trial 27:
Design master_top, start of the top module:
module master_top#(
    parameter DATA_WIDTH = 32,
    parameter ADDR_WIDTH = 32,
    parameter BRAM_QUANTITY = 6,
    parameter INTERNAL_ADDR_RANGE = 128
)(
    input                           clk,
    input                           areset,
    input  logic [             3:0] awid_i,
    input  logic [ADDR_WIDTH - 1:0] awaddr_i,
    input  logic                    awvalid_i,
    output logic                    awready_o,
    input  logic [             3:0] wid_i,
    input  logic [DATA_WIDTH - 1:0] wdata_i,
    input  logic [             3:0] wstrb_i,
    input  logic                    wlast_i,
    input  logic                    wvalid_i,
    output logic                    wready_o,
    input  logic [             3:0] arid_i,
    input  logic [ADDR_WIDTH - 1:0] araddr_i,
    input  logic                    arvalid_i,
    output logic                    arready_o,
    output logic [             3:0] rid_o,
    output logic [DATA_WIDTH - 1:0] rdata_o,
    output logic                    rlast_o,
    output logic                    rvalid_o,
    input  logic                    rready_i,
    output logic [             3:0] bid_o,
    output logic [             1:0] bresp_o,
    output logic                    bvalid_o,
    input  logic                    bready_i,
    output logic [             3:0] m_awid_o,
    output logic [             7:0] m_awlen_o,
    output logic [             2:0] m_awsize_o,
    output logic [             1:0] m_awburst_o,
    output logic [ADDR_WIDTH - 1:0] m_awaddr_o,
    output logic                    m_awvalid_o,
    input  logic                    m_awready_i,
    output logic [             3:0] m_wid_o,
    output logic [DATA_WIDTH - 1:0] m_wdata_o,
    output logic [             3:0] m_wstrb_o,
    output logic                    m_wlast_o,
    output logic                    m_wvalid_o,
    input  logic                    m_wready_i,
  ...
Size in the first run: roughly 1700 cells after synthesis, about 400 flip-flops, about 270 I/O pins.
==> flow/config.mk <==
export PLATFORM = sky130hd
export DESIGN_NAME = master_top
export DESIGN_NICKNAME = master_top
export VERILOG_FILES = /design/flow/design.v
export SDC_FILE = /design/flow/constraint.sdc
export NUM_CORES = 4
export LEC_CHECK = 0
export CAP_MARGIN = 20
export CELL_PAD_IN_SITES_DETAIL_PLACEMENT = 0
export CORE_ASPECT_RATIO = 0.94
export CORE_MARGIN = 2
export CORE_UTILIZATION = 72
export CTS_CLUSTER_SIZE = 40
export GPL_ROUTABILITY_DRIVEN = 1
export HOLD_SLACK_MARGIN = -0.08
export MIN_ROUTING_LAYER = met1
export PLACE_DENSITY = 0.65
export SETUP_SLACK_MARGIN = -0.31
export SLEW_MARGIN = 20
export TNS_END_PERCENT = 85
==> flow/constraint.sdc <==
create_clock -name core_clock -period 3.28 [get_ports {clk}]
set_input_delay 0.6560 -clock core_clock [delete_from_list [all_inputs] [get_ports {clk}]]
set_output_delay 0.6560 -clock core_clock [all_outputs]
set_load 0.01 [all_outputs]
run.sh (not shown) runs the stock make flow with config.mk's settings and CLKGATE_MAP_FILE=.
Trial 27 finished every stage; the final checks, however, were not passed, the failures being negative setup slack.
### trial 27 -> build 22
Settings: removing TNS_END_PERCENT (formerly 85); removing CORE_ASPECT_RATIO (formerly 0.94); changing PLACE_DENSITY from 0.65 to 0.6; removing CTS_CLUSTER_SIZE (formerly 40); removing SETUP_SLACK_MARGIN (formerly -0.31); removing HOLD_SLACK_MARGIN (formerly -0.08); removing CELL_PAD_IN_SITES_DETAIL_PLACEMENT (formerly 0); changing CORE_UTILIZATION from 72 to 64; removing MIN_ROUTING_LAYER (formerly met1); removing GPL_ROUTABILITY_DRIVEN (formerly 1); changing the clock period (ns, I/O delays scaled along) from 3.28 to 5.86.
Findings:
- Build 22 did not stop at any stage, and its layout met the timing, DRC and antenna checks.
- [compare] base=trial 27 new=build 22: final cell count -68; number of buffers added for setup after CTS down 11; half-perimeter wire length after detailed placement shows a reduction of 3.3 mm.

---

master_top again, from the RTL that the note above started with.
Design master_top, start of the top module:
module master_top#(
    parameter DATA_WIDTH = 32,
    parameter ADDR_WIDTH = 32,
    parameter BRAM_QUANTITY = 6,
    parameter INTERNAL_ADDR_RANGE = 128
)(
    input                           clk,
    input                           areset,
    input  logic [             3:0] awid_i,
    input  logic [ADDR_WIDTH - 1:0] awaddr_i,
    input  logic                    awvalid_i,
    output logic                    awready_o,
    input  logic [             3:0] wid_i,
    input  logic [DATA_WIDTH - 1:0] wdata_i,
    input  logic [             3:0] wstrb_i,
    input  logic                    wlast_i,
    input  logic                    wvalid_i,
    output logic                    wready_o,
    input  logic [             3:0] arid_i,
    input  logic [ADDR_WIDTH - 1:0] araddr_i,
    input  logic                    arvalid_i,
    output logic                    arready_o,
    output logic [             3:0] rid_o,
    output logic [DATA_WIDTH - 1:0] rdata_o,
    output logic                    rlast_o,
    output logic                    rvalid_o,
    input  logic                    rready_i,
    output logic [             3:0] bid_o,
    output logic [             1:0] bresp_o,
    output logic                    bvalid_o,
    input  logic                    bready_i,
    output logic [             3:0] m_awid_o,
    output logic [             7:0] m_awlen_o,
    output logic [             2:0] m_awsize_o,
    output logic [             1:0] m_awburst_o,
    output logic [ADDR_WIDTH - 1:0] m_awaddr_o,
    output logic                    m_awvalid_o,
    input  logic                    m_awready_i,
    output logic [             3:0] m_wid_o,
    output logic [DATA_WIDTH - 1:0] m_wdata_o,
    output logic [             3:0] m_wstrb_o,
    output logic                    m_wlast_o,
    output logic                    m_wvalid_o,
    input  logic                    m_wready_i,
    input  logic [             3:0] m_bid_i,
    input  logic [             1:0] m_bresp_i,
    input  logic                    m_bvalid_i,
    output logic                    m_bready_o
);
Settings: LEC_CHECK=0, CAP_MARGIN=20, CORE_MARGIN=2, CORE_UTILIZATION=71, CTS_CLUSTER_DIAMETER=64, CTS_CLUSTER_SIZE=29, HOLD_SLACK_MARGIN=-0.09, PLACE_DENSITY=0.65, SETUP_SLACK_MARGIN=0.73, SLEW_MARGIN=20; clock period 3.26 ns.
The baseline produced a layout that fails on hold timing, setup timing.
Next try:
CTS_CLUSTER_DIAMETER = not set   (was 64)
HOLD_SLACK_MARGIN = not set   (was -0.09)
SETUP_SLACK_MARGIN = 0.77   (was 0.73)
TNS_END_PERCENT = 5   (was not set)
Outcome: This time the run reached the layout checks and failed them: setup timing; clock power is higher by 28%; via count came out lower by 0.88%; area after synthesis does not change; final cell count goes up by 0.34%; combinational power hardly moves; total power goes up by 9.4%; worst setup slack degrades by 0.20 ns; register-to-register slack got worse by 0.93 ns.
Next try:
CORE_UTILIZATION = 72   (was 71)
CTS_CLUSTER_SIZE = 36   (was 29)
PLACE_DENSITY = 0.66   (was 0.65)
SETUP_SLACK_MARGIN = not set   (was 0.77)
TNS_END_PERCENT = not set   (was 5)
clock period = 3.25 ns   (was 3.26 ns; I/O delays follow)
Effect: The changed run produced a layout that fails on setup timing. Final area fell by a few percent. Routed wire length fell slightly. Hold slack improves by 0.053 ns. Final cell count fell slightly. Sequential share of layout area rose by 1.4 points. Power rose by a few percent. Worst setup slack improves by 0.25 ns. Via count fell slightly.
Next try:
CELL_PAD_IN_SITES_GLOBAL_PLACEMENT = 1   (was not set)
CORE_UTILIZATION = 40   (was 72)
CTS_CLUSTER_SIZE = not set   (was 36)
PLACE_DENSITY = 0.6   (was 0.66)
TNS_END_PERCENT = 65   (was not set)
clock period = 8.0 ns   (was 3.25 ns; I/O delays follow)
This time the run produced a clean layout; wire length went down by 11%; non-clock buffer count went down by 92; power went down by 59%; register-to-register slack improved by 4.3 ns; combinational power went down by 62%; core utilization went down by 41 points.

---

Setup of run A:
master_top again, from the RTL that the note above started with.
Settings: LEC_CHECK=0, CAP_MARGIN=25, CELL_PAD_IN_SITES_GLOBAL_PLACEMENT=3, CORE_MARGIN=2, CORE_UTILIZATION=64, GPL_TIMING_DRIVEN=0, HOLD_SLACK_MARGIN=-0.03, MAX_ROUTING_LAYER=met4, SLEW_MARGIN=20, TNS_END_PERCENT=95; clock period 5.02 ns.
Status: run A FAILED at global placement without I/O (tool error)
--- input diff run A..run B ---
Settings: changing CAP_MARGIN from 25 to 20; removing HOLD_SLACK_MARGIN (formerly -0.03); removing GPL_TIMING_DRIVEN (formerly 0); removing MAX_ROUTING_LAYER (formerly met4); removing TNS_END_PERCENT (formerly 95); setting PLACE_DENSITY to 0.6 for the first time; removing CELL_PAD_IN_SITES_GLOBAL_PLACEMENT (formerly 3); changing CORE_UTILIZATION from 64 to 40; changing the clock period (ns, I/O delays scaled along) from 5.02 to 8.0.
Results
Flow for run A halted at global placement without I/O, error code GPL-0301.
Run B finished every stage and its layout cleared the timing, DRC and antenna checks.
Yosys synthesis chip area came out exactly the same in run A and run B.
Synthesized cell count: run A vs run B identical
Average footprint of a synthesized cell: run A vs run B — no meaningful difference
The area of the core number comes out higher for run B vs run A.
The inputs of run C differ from those of run B as listed below.
Settings: a change of CORE_UTILIZATION from 40 to 59; a change of the clock period (ns, I/O delays scaled along) from 8.0 to 3.25.
==> results <==
Status run C: flow complete, layout not clean - setup timing. Between run B and run C, share of cell area taken by flip-flops and latches is higher for run B, run C comes in under that. In the floorplan summary, run C is listed with a die area less than that of run B. Per the comparison of run C with run B, count of endpoints failing setup in the final report rose 1, number of tap cells inserted fell about 28%, number of cells traversed by the worst register-to-register path fell 2. Between run B and run C, switching power total is lower for run B, run C comes in above that. Run C ended up with sky130_fd_sc_hd__or4_1 as its master of the slowest instance on the critical path; run B ended up with sky130_fd_sc_hd__clkdlybuf4s50_1. Relative to run B, highest net fanout along the worst path has decreased by 7 in run C. Route | run C vs run B | wire shorter in run C. From run B to run C the numbers moved as follows: area growth from synthesis to layout shows an increase of 3.1 points; critical path depth dropped 2; worst slack at placement went down 3.17 ns.
## Diff of input files: run D against run C
Settings: a change of CORE_UTILIZATION from 59 to 60; a deleted PLACE_DENSITY that had been 0.6; a change of the clock period (ns, I/O delays scaled along) from 3.25 to 3.57.
## What came out
Run D finished every stage; the final checks, however, were not passed, the failures being setup timing.
Status run C: flow complete, layout not clean - setup timing
[compare] base=run C new=run D: actual transition at the worst max-transition pin increased 0.17 ns, overall track demand over capacity in global routing held, depth of the worst register-to-register path now larger.
Average vias per placed instance in run D is about 2.1% above run C.
On global-route wire length before repair, run C tracks run D almost exactly.
Run D against run C: cell count shrank by 62, area growth from synthesis to layout shrank by 1.4 points, aggregate routed wire length shrank by 630 µm.
Power and IR drop assume default switching activity.
